==> v10: inputs <==
Design cpu, start of the top module:
module cpu(clk,rst_n, iaddr, instr, wdata, we, addr, re, rdata, hlt);
export LEC_CHECK = 0
export CAP_MARGIN = 35
export CORE_ASPECT_RATIO = 0.8
export CORE_MARGIN = 7
export CORE_UTILIZATION = 28
export MAX_ROUTING_LAYER = met5
export SLEW_MARGIN = 30
create_clock -name core_clock -period 8.98 [get_ports {clk}]
run.sh (not shown) runs the stock make flow with config.mk's settings and CLKGATE_MAP_FILE=.
==> v17: changes against v10 <==
==> flow/config.mk (replaced) <==
export PLATFORM = sky130hd
export DESIGN_NAME = cpu
export DESIGN_NICKNAME = cpu
export VERILOG_FILES = /design/flow/design.v
export SDC_FILE = /design/flow/constraint.sdc
export NUM_CORES = 4
export LEC_CHECK = 0
export ABC_AREA = 1
export CAP_MARGIN = 20
export CORE_MARGIN = 2
export CORE_UTILIZATION = 72
export CTS_CLUSTER_DIAMETER = 190
export CTS_CLUSTER_SIZE = 15
export PLACE_DENSITY_LB_ADDON = 0.2
export SETUP_SLACK_MARGIN = -0.31
export SLEW_MARGIN = 30
==> flow/constraint.sdc (replaced) <==
create_clock -name core_clock -period 3.58 [get_ports {clk}]
set_input_delay 0.7160 -clock core_clock [delete_from_list [all_inputs] [get_ports {clk}]]
set_output_delay 0.7160 -clock core_clock [all_outputs]
set_load 0.01 [all_outputs]
==> v24: changes against v10 <==
==> flow/config.mk (replaced) <==
export PLATFORM = sky130hd
export DESIGN_NAME = cpu
export DESIGN_NICKNAME = cpu
export VERILOG_FILES = /design/flow/design.v
export SDC_FILE = /design/flow/constraint.sdc
export NUM_CORES = 4
export LEC_CHECK = 0
export ABC_AREA = 1
export CAP_MARGIN = 20
export CELL_PAD_IN_SITES_GLOBAL_PLACEMENT = 2
export CORE_ASPECT_RATIO = 1.82
export CORE_MARGIN = 4
export CORE_UTILIZATION = 26
export GPL_TIMING_DRIVEN = 1
export SETUP_SLACK_MARGIN = 1.39
export SLEW_MARGIN = 30
==> flow/constraint.sdc (replaced) <==
create_clock -name core_clock -period 6.2 [get_ports {clk}]
set_input_delay 1.2400 -clock core_clock [delete_from_list [all_inputs] [get_ports {clk}]]
set_output_delay 1.2400 -clock core_clock [all_outputs]
set_load 0.01 [all_outputs]
==> qor summary <==
metric	v17	v10	v24
Bufs and invs on worst path	4	0	2
Total GRT Usage	0.517	0.179	0.216
Setup Skew	27.2 ps	35.8 ps	40.8 ps
Status	complete, but fails checks	no timing/DRC/antenna violations	no timing/DRC/antenna violations
Violated checks	setup timing	-	-
Number of nets produced by synthesis	2891	2391	2891
Number of placed cells counting well taps	3418	3499	4022
FF-to-FF path depth	12	15	28
Final weighted congestion in routability-driven placement	1.09	0.965	0.941
Area post-placement	0.0264 sq mm	0.0272 sq mm	0.0261 sq mm
Combinational Area	0.00997 sq mm	0.0118 sq mm	0.00963 sq mm
Router iterations before antenna repair	14	6	6
Total Die Area	0.0346 sq mm	0.0977 sq mm	0.0968 sq mm
Metal-1 WL	29.4 mm	41.4 mm	37.2 mm
Multiplexer share of the synthesized area	0.000420	0.140	0.000420
Pin count of the biggest net entering global routing	157	69	176
Fraction of the yosys area taken by sequential cells	0.524	0.500	0.524
Number of non-clock buffers in the layout	357	147	156
Post-cts repair resize count	9	0	8
Clock-cell share of area	0.0387	0.0590	0.0568
WL met2	39.1 mm	35.6 mm	57.2 mm
Fraction of area in multi-input gates	0.352	0.407	0.347
Fraction of the mapped netlist area in simple logic gates	0.156	0.157	0.156
Worst hold path type	in2async	reg2reg	reg2reg
Per-cell routed wire length	26.8 um	25.4 um	25.9 um

========
==> inputs of job 5150 <==
Starting RTL as in the previous note.
clock: 6.2 ns
lec_check: 0
abc_area: 1
cap_margin: 20
cell_pad_in_sites_global_placement: 2
core_aspect_ratio: 0.88
core_margin: 6
core_utilization: 26
gpl_timing_driven: 1
setup_slack_margin: 1.39
slew_margin: 20
==> job 5380: changes against job 5150 <==
Settings changed: ABC_AREA 1 to default, CELL_PAD_IN_SITES_GLOBAL_PLACEMENT 2 to default, CORE_ASPECT_RATIO 0.88 to default, CORE_MARGIN 6 to 2, CORE_UTILIZATION 26 to 70, CTS_CLUSTER_DIAMETER from default to 231, GPL_TIMING_DRIVEN 1 to default, SETUP_SLACK_MARGIN 1.39 to -0.19.
==> flow/constraint.sdc (replaced) <==
create_clock -name core_clock -period 2.83 [get_ports {clk}]
set_input_delay 0.5660 -clock core_clock [delete_from_list [all_inputs] [get_ports {clk}]]
set_output_delay 0.5660 -clock core_clock [all_outputs]
set_load 0.01 [all_outputs]
==> job 8808: changes against job 5150 <==
Settings changed: ABC_AREA 1 to default, CELL_PAD_IN_SITES_GLOBAL_PLACEMENT 2 to default, CORE_ASPECT_RATIO 0.88 to default, CORE_MARGIN 6 to 2, CORE_UTILIZATION 26 to 40, GPL_TIMING_DRIVEN 1 to default, SETUP_SLACK_MARGIN 1.39 to default.
==> comparison table <==
| quantity | job 5150 | job 5380 | job 8808 |
|---|---|---|---|
| Status | no timing/DRC/antenna violations | did not finish | no timing/DRC/antenna violations |
| Stage where the flow stopped | - | 5_1_grt | - |
| Vias per cell | 5.10 | - | 6.21 |
| Number of logged tool warnings | 29 | - | 27 |
| Overall die area | 99100 µm² | 37200 µm² | 64400 µm² |
| Portion of the layout cell area used by non-clock buffers | 0.0425 | - | 0.0525 |
| Placement Cell Area | 25900 µm² | 29700 µm² | 27000 µm² |
| Number of non-clock inverters in the layout | 294 | - | 37 |
| Terminating pin of the worst hold path | iID.dm_we_EX_DM$_DFF_P_ | - | iID.dm_we_EX_DM$_DFF_P_ |
| Mux share | 0.000420 | 0.140 | 0.140 |
| Clock buffer and inverter area fraction after layout | 0.0659 | - | 0.0586 |
| Detailed Routing Iterations Pass 1 | 6 | - | 6 |
| Post-route non-filler standard cell count | 4102 | - | 3270 |
| Critical path capture point | iBRL.zr_EX_DM$_DFFE_PN0P_ | - | iBRL.zr_EX_DM$_DFFE_PN0P_ |
| Critical-path cell with the highest stage delay | dfxtp_1 | - | dfrtp_1 |
| Worst stage delay on the critical path | 0.37 ns | - | 0.71 ns |
| Most used cell, CP | nand2_1 | - | o21ai_0 |
| Critical path arrival | 4.98 ns | - | 6.25 ns |
| Top class by area | sequential cells | - | sequential cells |
| Resized Gates After CTS | 7 | 76 | 0 |
| Clock period minus worst slack | 4.45 ns | - | 5.76 ns |
| Sequential area share after synthesis | 0.524 | 0.500 | 0.500 |
| Met1 Routed Length | 50.4 mm | - | 37.1 mm |
| Critical path type | reg -> reg | - | reg -> reg |
